==> inputs of v2 <==
Design top, start of the top module:
module top(input clk, rst_raw, up, left, right, down, 
           input [15:0]switches, output dp,a,b,c,d,e,f,g, output [3:0]anode,
           output load_done, output reg fsm_done);
Settings: LEC_CHECK=0, ABC_AREA=1, CAP_MARGIN=25, CORE_ASPECT_RATIO=1.42, CORE_MARGIN=2, CORE_UTILIZATION=50, CTS_CLUSTER_DIAMETER=221, GPL_ROUTABILITY_DRIVEN=0, HOLD_SLACK_MARGIN=0.15, MAX_ROUTING_LAYER=met4, MIN_ROUTING_LAYER=met2, PLACE_DENSITY_LB_ADDON=0.16, SETUP_SLACK_MARGIN=1.44, SLEW_MARGIN=40; clock period 7.52 ns.
run.sh (not shown) runs the stock make flow with config.mk's settings and CLKGATE_MAP_FILE=.
==> v19: changes against v2 <==
- CAP_MARGIN: 25 -> 40
- CORE_ASPECT_RATIO: 1.42 -> not set
- CORE_UTILIZATION: 50 -> 72
- CTS_CLUSTER_DIAMETER: 221 -> 25
- CTS_CLUSTER_SIZE: not set -> 15
- GPL_ROUTABILITY_DRIVEN: 0 -> not set
- HOLD_SLACK_MARGIN: 0.15 -> not set
- MAX_ROUTING_LAYER: met4 -> not set
- MIN_ROUTING_LAYER: met2 -> not set
- SETUP_SLACK_MARGIN: 1.44 -> 0.36
- SLEW_MARGIN: 40 -> 20
==> flow/constraint.sdc (replaced) <==
create_clock -name core_clock -period 2.36 [get_ports {clk}]
set_input_delay 0.4720 -clock core_clock [delete_from_list [all_inputs] [get_ports {clk}]]
set_output_delay 0.4720 -clock core_clock [all_outputs]
set_load 0.01 [all_outputs]
==> v36: changes against v2 <==
- CAP_MARGIN: 25 -> 20
- CORE_ASPECT_RATIO: 1.42 -> not set
- CORE_UTILIZATION: 50 -> 72
- CTS_CLUSTER_DIAMETER: 221 -> 224
- CTS_CLUSTER_SIZE: not set -> 14
- HOLD_SLACK_MARGIN: 0.15 -> 0.29
- MAX_ROUTING_LAYER: met4 -> not set
- MIN_ROUTING_LAYER: met2 -> met1
- SETUP_SLACK_MARGIN: 1.44 -> 0.31
- TNS_END_PERCENT: not set -> 65
==> flow/constraint.sdc (replaced) <==
create_clock -name core_clock -period 2.39 [get_ports {clk}]
set_input_delay 0.4780 -clock core_clock [delete_from_list [all_inputs] [get_ports {clk}]]
set_output_delay 0.4780 -clock core_clock [all_outputs]
set_load 0.01 [all_outputs]
==> results <==
quantity                                                                                          v36              v2                     v19
Sum of routed wire segments on met1                                                           10.9 mm            0 um                       -
Buffers plus inverters on the worst setup path                                                      1               2                       -
Fraction of the core area occupied by cells at floorplan                                        0.741           0.509                   0.741
Transition time of the tightest slew-check pin                                               0.730 ns        0.850 ns                       -
Area taken by multi-input logic gates                                                      5410 sq um      5250 sq um                       -
Average wire length per cell after detail routing                                             15.9 um         13.8 um                       -
Origin of the worst setup path                                                           rf.mem[3][1]           right                       -
Max-Cap Viols                                                                                       0               0                       -
Total of endpoints with negative setup slack in the final report                                    0               0                       -
Capturing element of the worst setup path                                                accum.acc[2]  rdb.counter[7]                       -
Result of the run                                                    no timing/DRC/antenna violations  no timing/DRC/antenna violations  stopped before the end
Stage where the flow stopped                                                                        -               -          global routing
Clock network latency to the later pin of the worst-skew pair                                 0.50 ns         0.53 ns                       -
Reg2reg end                                                                              accum.acc[2]               g                       -
Clock transition at the register clock pins on the worst setup and hold paths after CTS       0.07 ns         0.06 ns                       -
Power attributed to the clock group                                                           3.02 mW         1.25 mW                       -
Worst path setup slack after routing                                                         0.141 ns         4.35 ns                       -

* * *

==> 03-22 <==
top again, from the RTL that the note above started with.
Settings: LEC_CHECK=0, CAP_MARGIN=10, CELL_PAD_IN_SITES_GLOBAL_PLACEMENT=2, CORE_ASPECT_RATIO=0.95, CORE_MARGIN=8, CORE_UTILIZATION=34, GPL_ROUTABILITY_DRIVEN=0, MAX_ROUTING_LAYER=met5, MIN_ROUTING_LAYER=met2, SETUP_SLACK_MARGIN=2.97, SLEW_MARGIN=25, TNS_END_PERCENT=45; clock period 10.0 ns.
==> 02-17 (differences from 03-22) <==
Settings changed: CAP_MARGIN 10 to 20, CELL_PAD_IN_SITES_GLOBAL_PLACEMENT 2 to not set, CORE_ASPECT_RATIO 0.95 to not set, CORE_MARGIN 8 to 2, CORE_UTILIZATION 34 to 72, CTS_CLUSTER_SIZE set to 14, GPL_ROUTABILITY_DRIVEN 0 to not set, MAX_ROUTING_LAYER met5 to not set, MIN_ROUTING_LAYER met2 to not set, SETUP_SLACK_MARGIN 2.97 to 1.5, SLEW_MARGIN 25 to 20, TNS_END_PERCENT 45 to not set.
==> flow/constraint.sdc (replaced) <==
create_clock -name core_clock -period 6.16 [get_ports {clk}]
set_input_delay 1.2320 -clock core_clock [delete_from_list [all_inputs] [get_ports {clk}]]
set_output_delay 1.2320 -clock core_clock [all_outputs]
set_load 0.01 [all_outputs]
==> 05-25 (differences from 03-22) <==
Settings changed: CAP_MARGIN 10 to 20, CELL_PAD_IN_SITES_GLOBAL_PLACEMENT 2 to not set, CORE_ASPECT_RATIO 0.95 to not set, CORE_MARGIN 8 to 2, CORE_UTILIZATION 34 to 72, CTS_CLUSTER_DIAMETER set to 311, CTS_CLUSTER_SIZE set to 10, GPL_ROUTABILITY_DRIVEN 0 to not set, MAX_ROUTING_LAYER met5 to not set, MIN_ROUTING_LAYER met2 to not set, SETUP_SLACK_MARGIN 2.97 to 0.55, SLEW_MARGIN 25 to 20, TNS_END_PERCENT 45 to not set.
==> flow/constraint.sdc (replaced) <==
create_clock -name core_clock -period 1.94 [get_ports {clk}]
set_input_delay 0.3880 -clock core_clock [delete_from_list [all_inputs] [get_ports {clk}]]
set_output_delay 0.3880 -clock core_clock [all_outputs]
set_load 0.01 [all_outputs]
==> results <==
|  | 02-17 | 05-25 | 03-22 |
|---|---|---|---|
| Number of maximum-capacitance violations | 0 | - | 0 |
| HPWL reported at the end of detailed placement | 16000 µm | 21000 µm | 18200 µm |
| Leading power group | sequential cells | - | combinational cells |
| Crit path buf inv count | 2 | - | 2 |
| Filler cell count in the final layout | 1030 | - | 3371 |
| Crit path max fanout | 9 | - | 9 |
| Antenna Cells | 0 | - | 0 |
| Area of the multi-input gates | 0.00574 mm² | - | 0.00576 mm² |
| Antenna violations before repair | 0 | - | 0 |
| Detailed Route Iter0 Violations | 732 | - | 840 |
| Tally of OpenROAD warnings | 40 | - | 38 |
| FF-to-FF End | ram.mem[1][1]$_SDFFCE_PN0P_ | - | ram.mem[1][1]$_SDFFCE_PN0P_ |
| Run status | no timing/DRC/antenna violations | did not finish | no timing/DRC/antenna violations |
| Last stage reached | - | 4_1_cts | - |
| Layout inverter count without the clock tree | 57 | - | 57 |
| Clock network power share | 18.9% | - | 22.7% |
| Cell with the largest stage delay on the worst path | sky130_fd_sc_hd__clkdlybuf4s50_1 | - | sky130_fd_sc_hd__a2111oi_0 |
| CTS tree | done | - | done |
| Clock root buffer | sky130_fd_sc_hd__clkbuf_16 | - | sky130_fd_sc_hd__clkbuf_16 |
| Detailed-route wire length on metal 1 | 10500 µm | - | 0 µm |

* * *

==> run a: inputs <==
top again, from the RTL that the note above started with.
==> flow/design.v (excerpt) <==
module top(input clk, rst_raw, up, left, right, down, 
           input [15:0]switches, output dp,a,b,c,d,e,f,g, output [3:0]anode,
           output load_done, output reg fsm_done);
make LEC_CHECK=0 CAP_MARGIN=10 CELL_PAD_IN_SITES_DETAIL_PLACEMENT=1 CELL_PAD_IN_SITES_GLOBAL_PLACEMENT=2 CORE_ASPECT_RATIO=0.95 CORE_MARGIN=8 CORE_UTILIZATION=34 GPL_ROUTABILITY_DRIVEN=0 MAX_ROUTING_LAYER=met4 MIN_ROUTING_LAYER=met1 SETUP_SLACK_MARGIN=2.97 SLEW_MARGIN=25 TNS_END_PERCENT=45 finish   # period 10.0 ns
==> inputs of run b, as changes to run a <==
==> flow/config.mk (replaced) <==
export PLATFORM = sky130hd
export DESIGN_NAME = top
export DESIGN_NICKNAME = top
export VERILOG_FILES = /design/flow/design.v
export SDC_FILE = /design/flow/constraint.sdc
export NUM_CORES = 4
export LEC_CHECK = 0
export CAP_MARGIN = 20
export CORE_MARGIN = 2
export CORE_UTILIZATION = 70
export CTS_CLUSTER_SIZE = 13
export SETUP_SLACK_MARGIN = 1.92
export SLEW_MARGIN = 20
export TNS_END_PERCENT = 5
==> flow/constraint.sdc (replaced) <==
create_clock -name core_clock -period 6.6 [get_ports {clk}]
set_input_delay 1.3200 -clock core_clock [delete_from_list [all_inputs] [get_ports {clk}]]
set_output_delay 1.3200 -clock core_clock [all_outputs]
set_load 0.01 [all_outputs]
==> reports/qor.yml <==
setup_slack_ns: 2.901
grt_pass1_vias: 8202
path_cells: "clkdlybuf4s50_1, inv_1, ha_1, a21o_1, a21oi_1, o21bai_1, a2111oi_0, or3_1, o211ai_1"
wl_per_cell_um: 16.03
placed_cells: 1383
worst_pin_slew_ns: 1.070
fp.dieH_um: 132.8
power_frac_comb: 0.404
core-area_mm2: 0.01641
seq_power_mw: 2.68
status: "no timing/DRC/antenna violations"
sh_seq_area: 0.4250
clk_share: 0.06119
cp.required_ns: 6.85
cts_buffers: 24
r2r_end: "ram.mem[1][1]"
clock_latency_ns: 0.52
met1_usage: 0.3750
-- figures above: run b

==> reports/qor.yml <==
status: "no timing/DRC/antenna violations"
placed_cells: 1609
grt_pass1_vias: 8911
clock_latency_ns: 0.53
r2r_end: "ram.mem[1][0]"
wl_per_cell_um: 16.75
powerDensity_mw_per_mm2: 343.9
seq_power_mw: 1.77
largest_cell_class: "logic gates"
met1_usage: 0.2011
worst_pin_slew_ns: 0.9898
path_cells: "clkdlybuf4s50_1, inv_1, ha_1, a21o_1, a21oi_1, o21bai_1, a2111oi_0, nor2_1, xor2_1"
core-area_mm2: 0.03394
clk_share: 0.06674
ff_type: "dfxtp_1"
cp.required_ns: 10.28
power_frac_comb: 0.396
sh_seq_area: 0.4117
vias_per_cell: 5.158
cts_buffers: 28
-- figures above: run a


* * *

==> run C <==
top again, from the RTL that the note above started with.
Design top, start of the top module:
module top(input clk, rst_raw, up, left, right, down, 
           input [15:0]switches, output dp,a,b,c,d,e,f,g, output [3:0]anode,
           output load_done, output reg fsm_done);
==> flow/config.mk <==
export PLATFORM = sky130hd
export DESIGN_NAME = top
export DESIGN_NICKNAME = top
export VERILOG_FILES = /design/flow/design.v
export SDC_FILE = /design/flow/constraint.sdc
export NUM_CORES = 4
export LEC_CHECK = 0
export ABC_AREA = 1
export CAP_MARGIN = 35
export CELL_PAD_IN_SITES_DETAIL_PLACEMENT = 2
export CELL_PAD_IN_SITES_GLOBAL_PLACEMENT = 1
export CORE_ASPECT_RATIO = 1.5
export CORE_MARGIN = 4
export CORE_UTILIZATION = 40
export CTS_CLUSTER_SIZE = 33
export GPL_ROUTABILITY_DRIVEN = 1
export GPL_TIMING_DRIVEN = 0
export MIN_ROUTING_LAYER = met2
export PLACE_DENSITY_LB_ADDON = 0.04
export SLEW_MARGIN = 20
==> flow/constraint.sdc <==
create_clock -name core_clock -period 3.21 [get_ports {clk}]
set_input_delay 0.6420 -clock core_clock [delete_from_list [all_inputs] [get_ports {clk}]]
set_output_delay 0.6420 -clock core_clock [all_outputs]
set_load 0.01 [all_outputs]
==> run D: changes against run C <==
==> flow/config.mk (replaced) <==
export PLATFORM = sky130hd
export DESIGN_NAME = top
export DESIGN_NICKNAME = top
export VERILOG_FILES = /design/flow/design.v
export SDC_FILE = /design/flow/constraint.sdc
export NUM_CORES = 4
export LEC_CHECK = 0
export CAP_MARGIN = 20
export CELL_PAD_IN_SITES_DETAIL_PLACEMENT = 1
export CELL_PAD_IN_SITES_GLOBAL_PLACEMENT = 2
export CORE_MARGIN = 2
export CORE_UTILIZATION = 40
export SLEW_MARGIN = 20
==> flow/constraint.sdc (replaced) <==
create_clock -name core_clock -period 10.0 [get_ports {clk}]
set_input_delay 2.0000 -clock core_clock [delete_from_list [all_inputs] [get_ports {clk}]]
set_output_delay 2.0000 -clock core_clock [all_outputs]
set_load 0.01 [all_outputs]
==> results <==
Part of the Yosys area used for sequential elements: run D 46.9%; run C 48.0%
Yosys-reported design area after synthesis: run D 0.0116 sq mm; run C 0.0114 sq mm
Xor/xnor cell area share of the yosys netlist: run D 4.07%; run C 3.86%
Mapped Nets: run D 1272; run C 1456
Sum of routed wire segments on met1: run D 13200 um; run C 0 um
Wire length of the first global-routing pass: run D 45000 um; run C 56100 um
Area of all placed cells without fillers: run D 0.0132 sq mm; run C 0.0130 sq mm
Post-DP Area: run D 0.0123 sq mm; run C 0.0121 sq mm
Number of instances in the synthesized netlist: run D 1177; run C 1361
Count of cells along the worst register-to-register path: run D 4; run C 5
Share of cell area taken by multi-input logic gates: run D 43.4%; run C 40.5%
Number of buffer and inverter stages on the critical path: run D 2; run C 4
Mux contribution to synthesized area: run D 6.26%; run C 0%
Main power-consuming group: run D sequential cells; run C combinational cells
Status: run D finished clean; run C finished clean
Placeable core region: run D 0.0286 sq mm; run C 0.0280 sq mm
Worst setup slack after layout: run D 5.75 ns; run C 0.314 ns
Dominant kind of cell by area: run D logic gates; run C flip-flops and latches
Post-synthesis compound-gate area fraction: run D 14.1%; run C 11.6%
Well-tap cell count: run D 384; run C 346
Skew final: run D 0.0110 ns; run C 0.0155 ns
Area occupied by registers: run D 0.00545 sq mm; run C 0.00545 sq mm
Met2 Resource Use GR: run D 29.3%; run C 45.6%
Required time at the worst-slack endpoint: run D 10.27 ns; run C 3.47 ns
Met3 wire length: run D 604 um; run C 11400 um
Reg2reg start: run D load_en; run C cdb.clean
Cell count listed in synth_stat.txt: run D 1177; run C 1361

* * *

==> inputs of fjord <==
top again, from the RTL that the note above started with.
Settings: LEC_CHECK=0, ABC_AREA=1, CAP_MARGIN=25, CELL_PAD_IN_SITES_DETAIL_PLACEMENT=1, CORE_ASPECT_RATIO=1.42, CORE_MARGIN=5, CORE_UTILIZATION=51, CTS_CLUSTER_DIAMETER=221, GPL_ROUTABILITY_DRIVEN=0, GPL_TIMING_DRIVEN=0, MAX_ROUTING_LAYER=met4, MIN_ROUTING_LAYER=met2, PLACE_DENSITY_LB_ADDON=0.16, SETUP_SLACK_MARGIN=1.44, SLEW_MARGIN=30; clock period 7.52 ns.
==> yarrow (differences from fjord) <==
==> flow/config.mk (replaced) <==
export PLATFORM = sky130hd
export DESIGN_NAME = top
export DESIGN_NICKNAME = top
export VERILOG_FILES = /design/flow/design.v
export SDC_FILE = /design/flow/constraint.sdc
export NUM_CORES = 4
export LEC_CHECK = 0
export CAP_MARGIN = 20
export CORE_MARGIN = 2
export CORE_UTILIZATION = 66
export SLEW_MARGIN = 20
==> flow/constraint.sdc (replaced) <==
create_clock -name core_clock -period 4.33 [get_ports {clk}]
set_input_delay 0.8660 -clock core_clock [delete_from_list [all_inputs] [get_ports {clk}]]
set_output_delay 0.8660 -clock core_clock [all_outputs]
set_load 0.01 [all_outputs]
==> garnet (differences from fjord) <==
==> flow/config.mk (replaced) <==
export PLATFORM = sky130hd
export DESIGN_NAME = top
export DESIGN_NICKNAME = top
export VERILOG_FILES = /design/flow/design.v
export SDC_FILE = /design/flow/constraint.sdc
export NUM_CORES = 4
export LEC_CHECK = 0
export CAP_MARGIN = 0
export CORE_MARGIN = 2
export CORE_UTILIZATION = 72
export CTS_CLUSTER_SIZE = 19
export SLEW_MARGIN = 20
==> flow/constraint.sdc (replaced) <==
create_clock -name core_clock -period 2.36 [get_ports {clk}]
set_input_delay 0.4720 -clock core_clock [delete_from_list [all_inputs] [get_ports {clk}]]
set_output_delay 0.4720 -clock core_clock [all_outputs]
set_load 0.01 [all_outputs]
==> flow_summary.yaml <==
# implementation run metrics
final_layout:
  instances_no_fill: 1432
  final_nets: 1285
status:
  status: "no timing/DRC/antenna violations"
synth:
  topCellsByArea: "edfxtp_1 (24%), dfxtp_1 (23%), ha_1 (7.0%)"
power:
  p_comb_w: 0.00402
  seq_power_w: 0.00410
setup_path:
  rr_endpoint: "ram.mem[1][0]"
[end of results for yarrow]
==> flow_summary.yaml <==
# implementation run metrics
final_layout:
  n_all_buffers: 63
  final_nets: 1516
  instances_no_fill: 1740
power:
  p_comb_w: 0.00282
  seq_power_w: 0.00230
status:
  status: "no timing/DRC/antenna violations"
synth:
  ys_seq_share_pct: 48.0
  topCellsByArea: "edfxtp_1 (24%), dfxtp_1 (24%), nand2_1 (10%)"
[end of results for fjord]
==> flow_summary.yaml <==
# implementation run metrics
sta:
  setup_violations: 1
  setup_ws_ps: -26.6
status:
  layout.failed_checks: "negative setup slack"
  status: "finished with violations"
power:
  p_comb_w: 0.00933
floorplanning:
  fp.dieH_um: 131
setup_path:
  rr_endpoint: "accum.acc[3]"
final_layout:
  instances_no_fill: 1546
[end of results for garnet]
Power figures rest on the tool's default switching activity, not on a simulated workload.
